== pepper ==
// CLOCK_TOP
module CLOCK_TOP( 
	   SEG0, SEG1, SEG2, SEG3, SEG4, SEG5, SEG6, SEG7, LED, BUZ_OUT,
	   CLK50M, KEY1, KEY2, KEY3, SW0, SW1, SW2, SW3, SW4, SW5, KNOCK,
	   SENSOR, ROT_A, ROT_B
	   );
   input CLK50M, KEY1, KEY2, KEY3, SW0, SW1, SW2, SW3, SW4, SW5, KNOCK, SENSOR, ROT_A, ROT_B;
   output [6:0] SEG0, SEG1, SEG2, SEG3, SEG4, SEG5, SEG6, SEG7;
   output [17:0] LED;
   output 	 BUZ_OUT;
   wire 	 CLK1K, CLK10K, EN1K, EN10K, CLEAN_KEY1, CLEAN_KEY2, CLEAN_KEY3, CLEAN_SW1, CLEAN_SW2, CLEAN_SW3, CLEAN_SW4, CLEAN_SW5, ALARM, FIRE_ALARM, FIRE_VALID, PWM_ACT, FIRE_BUZ, KNOCK_LED_BUZ;
   wire [7:0] 	 SEC, MIN, HOUR, DAY;
   wire [7:0] 	 SEC_SET, MIN_SET, HOUR_SET, DAY_SET;
   wire [7:0] 	 SW_SEC, SW_MIN, SW_HOUR, SW_DAY;
   assign BUZ_OUT = (FIRE_VALID) ? FIRE_BUZ : KNOCK_LED_BUZ;
   GENCLK1K
     UGENCLK1K
       ( 
	.RSTN				(SW0),
	.CLK1K				(CLK1K),
	.EN1K				(EN1K),
	.CLK50M				(CLK50M));
   GENCLK10K
     UGENCLK10K
       ( 
	.RSTN					(SW0),
	.CLK10K				(CLK10K),
	.EN10K				(EN10K),
	.CLK50M				(CLK50M));
   DEBOUNCE #(.SET(1'b1))
   UDEBOUNCE_KEY1
     ( 
      .KEY_OUT				(CLEAN_KEY1),
      .KEY_IN				(KEY1),
      .RSTN				(SW0),
      .CLK				(CLK50M),
      .EN1K				(EN1K));
   DEBOUNCE #(.SET(1'b1))
   UDEBOUNCE_KEY2
     ( 
      .KEY_OUT				(CLEAN_KEY2),
      .KEY_IN				(KEY2),
      .RSTN				(SW0),
      .CLK				(CLK50M),
      .EN1K				(EN1K));
   DEBOUNCE #(.SET(1'b1))
   UDEBOUNCE_KEY3
     ( 
      .KEY_OUT				(CLEAN_KEY3),
      .KEY_IN				(KEY3),
      .RSTN				(SW0),
      .CLK				(CLK50M),
      .EN1K				(EN1K));
   DEBOUNCE #(.SET(1'b0))
   UDEBOUNCE_SW1
     ( 
      .KEY_OUT				(CLEAN_SW1),
      .KEY_IN				(SW1),
      .RSTN				(SW0),
      .CLK				(CLK50M),
      .EN1K				(EN1K));
   DEBOUNCE #(.SET(1'b0))
   UDEBOUNCE_SW2
     ( 
      .KEY_OUT				(CLEAN_SW2),
      .KEY_IN				(SW2),
      .RSTN				(SW0),
      .CLK				(CLK50M),
      .EN1K				(EN1K));
   DEBOUNCE #(.SET(1'b0))
   UDEBOUNCE_SW3
     ( 
      .KEY_OUT				(CLEAN_SW3),
      .KEY_IN				(SW3),
      .RSTN				(SW0),
      .CLK				(CLK50M),
      .EN1K				(EN1K));
   DEBOUNCE #(.SET(1'b0))
   UDEBOUNCE_SW4
     ( 
  ...
For scale: about 2,900 cells after synthesis, roughly 310 flip-flops, ~89 I/O pins.
clock: 5.9 ns
lec_check: 0
abc_area: 1
cap_margin: 20
cell_pad_in_sites_detail_placement: 2
core_margin: 5
core_utilization: 29
cts_cluster_diameter: 394
hold_slack_margin: 0.02
min_routing_layer: met2
place_density: 0.53
setup_slack_margin: 0.21
slew_margin: 20
run.sh (not shown) runs the stock make flow with config.mk's settings and CLKGATE_MAP_FILE=.
In summary, pepper completed successfully, with a layout that passed the timing, DRC and antenna checks.
Here is what was changed in the inputs of indigo compared with pepper.
# pepper
export LEC_CHECK = 0
export ABC_AREA = 1
export CAP_MARGIN = 20
export CELL_PAD_IN_SITES_DETAIL_PLACEMENT = 2
export CORE_MARGIN = 5
export CORE_UTILIZATION = 29
export CTS_CLUSTER_DIAMETER = 394
export HOLD_SLACK_MARGIN = 0.02
export MIN_ROUTING_LAYER = met2
export PLACE_DENSITY = 0.53
export SETUP_SLACK_MARGIN = 0.21
export SLEW_MARGIN = 20
create_clock -name core_clock -period 5.9 [get_ports {CLK50M}]
# indigo
export LEC_CHECK = 0
export ABC_AREA = 1
export CAP_MARGIN = 20
export CORE_MARGIN = 2
export CORE_UTILIZATION = 62
export SLEW_MARGIN = 20
create_clock -name core_clock -period 15.3 [get_ports {CLK50M}]
Looking at maximum number of pins on one net before global-route repair across pepper and indigo, the one that comes out higher is pepper.
Taking pepper over indigo, the die area ratio works out to 2.2.
Per the comparison of indigo with pepper, global-route wire length before repair now sits lower; clock group share of total power now sits lower; met2 layer wire length in the routed design now sits lower; vertical die dimension now sits lower; register share of the cell area now sits higher.
Edits applied to the flow inputs when going from indigo to juniper:
# indigo
export LEC_CHECK = 0
export ABC_AREA = 1
export CAP_MARGIN = 20
export CORE_MARGIN = 2
export CORE_UTILIZATION = 62
export SLEW_MARGIN = 20
create_clock -name core_clock -period 15.3 [get_ports {CLK50M}]
# juniper
export LEC_CHECK = 0
export CAP_MARGIN = 20
export CORE_MARGIN = 2
export CORE_UTILIZATION = 61
export SLEW_MARGIN = 20
create_clock -name core_clock -period 8.5 [get_ports {CLK50M}]
Results
What indigo reported for number of standard cells reported by yosys has to be multiplied by 0.75 to get the figure for juniper.
Going from indigo to juniper, routed wire length shrinks by about 12%.
Worst hold slack was lower in the run labelled juniper.
Going from indigo to juniper, switching power saw an increase, power picked up an extra 84%, sequential cell count stayed essentially flat, final instance area down 1700 um2.
In juniper relative to indigo, final cell count had gone down by more than 10%.
juniper improves on indigo in die size.
juniper against indigo: wire length of the first global-routing pass decreased by 11 mm relative to the old numbers; register-to-register setup slack dropped 6.53 ns.
Inputs modified between juniper and sierra:
# juniper
export LEC_CHECK = 0
export CAP_MARGIN = 20
export CORE_MARGIN = 2
export CORE_UTILIZATION = 61
export SLEW_MARGIN = 20
create_clock -name core_clock -period 8.5 [get_ports {CLK50M}]
# sierra
export LEC_CHECK = 0
export ABC_AREA = 1
export CAP_MARGIN = 20
export CORE_MARGIN = 2
export CORE_UTILIZATION = 72
export CTS_CLUSTER_SIZE = 100
export SLEW_MARGIN = 20
create_clock -name core_clock -period 4.62 [get_ports {CLK50M}]
Notes after the runs:
- Every stage of the flow completed for sierra, and the final layout passed the timing, DRC and antenna checks.
- Final area (juniper / sierra): 0.931
- Re number of cells produced by synthesis: juniper was lower than sierra.
- Instance area after placement, juniper and sierra: lower on juniper
- In the tables for juniper and sierra, final wirelength reads lower with juniper.
- Against juniper, sierra reports a starting utilization of the core area that is higher.

* * *

yarrow:
CLOCK_TOP again, from the RTL that the note above started with.
make LEC_CHECK=0 CAP_MARGIN=20 CORE_MARGIN=2 CORE_UTILIZATION=70 CTS_CLUSTER_DIAMETER=31 CTS_CLUSTER_SIZE=37 SETUP_SLACK_MARGIN=3.28 SLEW_MARGIN=20 TNS_END_PERCENT=5 finish   # period 16.2 ns
In summary, yarrow completed successfully, with a layout that passed the timing, DRC and antenna checks.
### yarrow -> onyx
Settings: a deleted SETUP_SLACK_MARGIN that had been 3.28; a deleted CTS_CLUSTER_SIZE that had been 37; a deleted TNS_END_PERCENT that had been 5; a deleted CTS_CLUSTER_DIAMETER that had been 31; a change of CORE_UTILIZATION from 70 to 61; a change of the clock period (ns, I/O delays scaled along) from 16.2 to 8.72.
Notes after the runs:
Going from yarrow to onyx, part of the power in combinational logic rose 0.3 points, finished layout cell area fell about 4.6%, mux cell area share after synthesis about even, via density per instance fell about 5.6%.
Die: onyx bigger than yarrow
Average routed wire per standard cell of onyx falls short of that of yarrow by a little under 10%.
Edits applied to the flow inputs when going from onyx to garnet:
Settings: CORE_UTILIZATION now 68, was 61; the clock period (ns, I/O delays scaled along) now 6.79, was 8.72.
Results
- Clock skew in garnet is 0.0072 ns above onyx.
- [compare] base=onyx new=garnet: final routed wirelength across all metal layers ~0 delta; total power +about 30%; post-route worst setup slack -1.49 ns; first-pass GRT wire length -1.1%; critical path depth +1.

* * *

v36:
Starting RTL as in the previous note.
Settings: LEC_CHECK=0, CAP_MARGIN=20, CELL_PAD_IN_SITES_DETAIL_PLACEMENT=1, CORE_ASPECT_RATIO=1.02, CORE_MARGIN=2, CORE_UTILIZATION=34, SLEW_MARGIN=20, TNS_END_PERCENT=50; clock period 11.7 ns.
The inputs of v33 differ from those of v36 as listed below.
Settings: ABC_AREA newly set to 1; CELL_PAD_IN_SITES_DETAIL_PLACEMENT removed (was 1); TNS_END_PERCENT removed (was 50); CORE_UTILIZATION changed from 34 to 72; CORE_ASPECT_RATIO removed (was 1.02); the clock period (ns, I/O delays scaled along) changed from 11.7 to 30.1.
--- outcome ---
v33 | stages: all done | timing, DRC, antenna: all pass. Of v33 and v36, the lower adder-cell share of the synthesized area belongs to v33. Diff v36 -> v33 | synthesized area | increase of 0.0016 mm^2. Max xor-xnor portion of the synthesized cell area across v33 and v36: v33. The run showing the greater final-stage net count is v33. Summary: with v36 as the reference, maximum vdd ir drop in v33 moved down by more than a quarter. From v36 to v33 the numbers moved as follows: overall power dropped about 60%, wire length reported by the detailed router flat, first-pass GRT wire length +2.8%, number of cells produced by synthesis now larger. Relative to v36, critical path depth in cells increased by 2 in v33. Compare v33 and v36 | number of clock buffer instances in the layout lower: v33.
diff inputs: v33 => v38
Settings: a deleted ABC_AREA that had been 1; a change of CORE_UTILIZATION from 72 to 40; a change of the clock period (ns, I/O delays scaled along) from 30.1 to 8.31.
--- outcome ---
- Relative to v33, v38 improves summed area of non-filler cells in the final layout.
- The number of nets in the final layout number comes out lower for v38 vs v33.
- Looking at met3 layer usage reported by global route across v38 and v33, the one that comes out lower is v38.
- Lower total global-route track usage among v38 and v33: v38
- Between v33 and v38, the flow reports half-perimeter wire length after detailed placement decreasing by more than 10%.
- Diff v33 -> v38: number of cells on the critical path lost 1; sequential share of layout area picked up an extra 2.1 points; initial cell density of the core lost 32 points; number of standard cells in the layout, taps in and fillers out lost 546.
The following lists how v24 was set up differently from v38:
Settings: changing CORE_UTILIZATION from 40 to 30.
- On total wirelength of the detailed-routed design: v24 sits above v38.
- The setup slack of v24 is smaller than that of v38.
- Diff v24..v38 | critical path depth | unchanged
- Relative to v38, the summed area of non-filler cells in the final layout of v24 is higher by about 1.4%.
- Xor/xnor share of the synthesized area: v24 vs v38 identical
- Both conditions hold for v38: the flow ran to the end and the final layout passed the timing, DRC and antenna checks.
- v24 completed end to end with timing, DRC and antenna clean.
- Across both runs, worst-path maximum fanout was lower for v24 than for v38.
Power figures rest on the tool's default switching activity, not on a simulated workload.
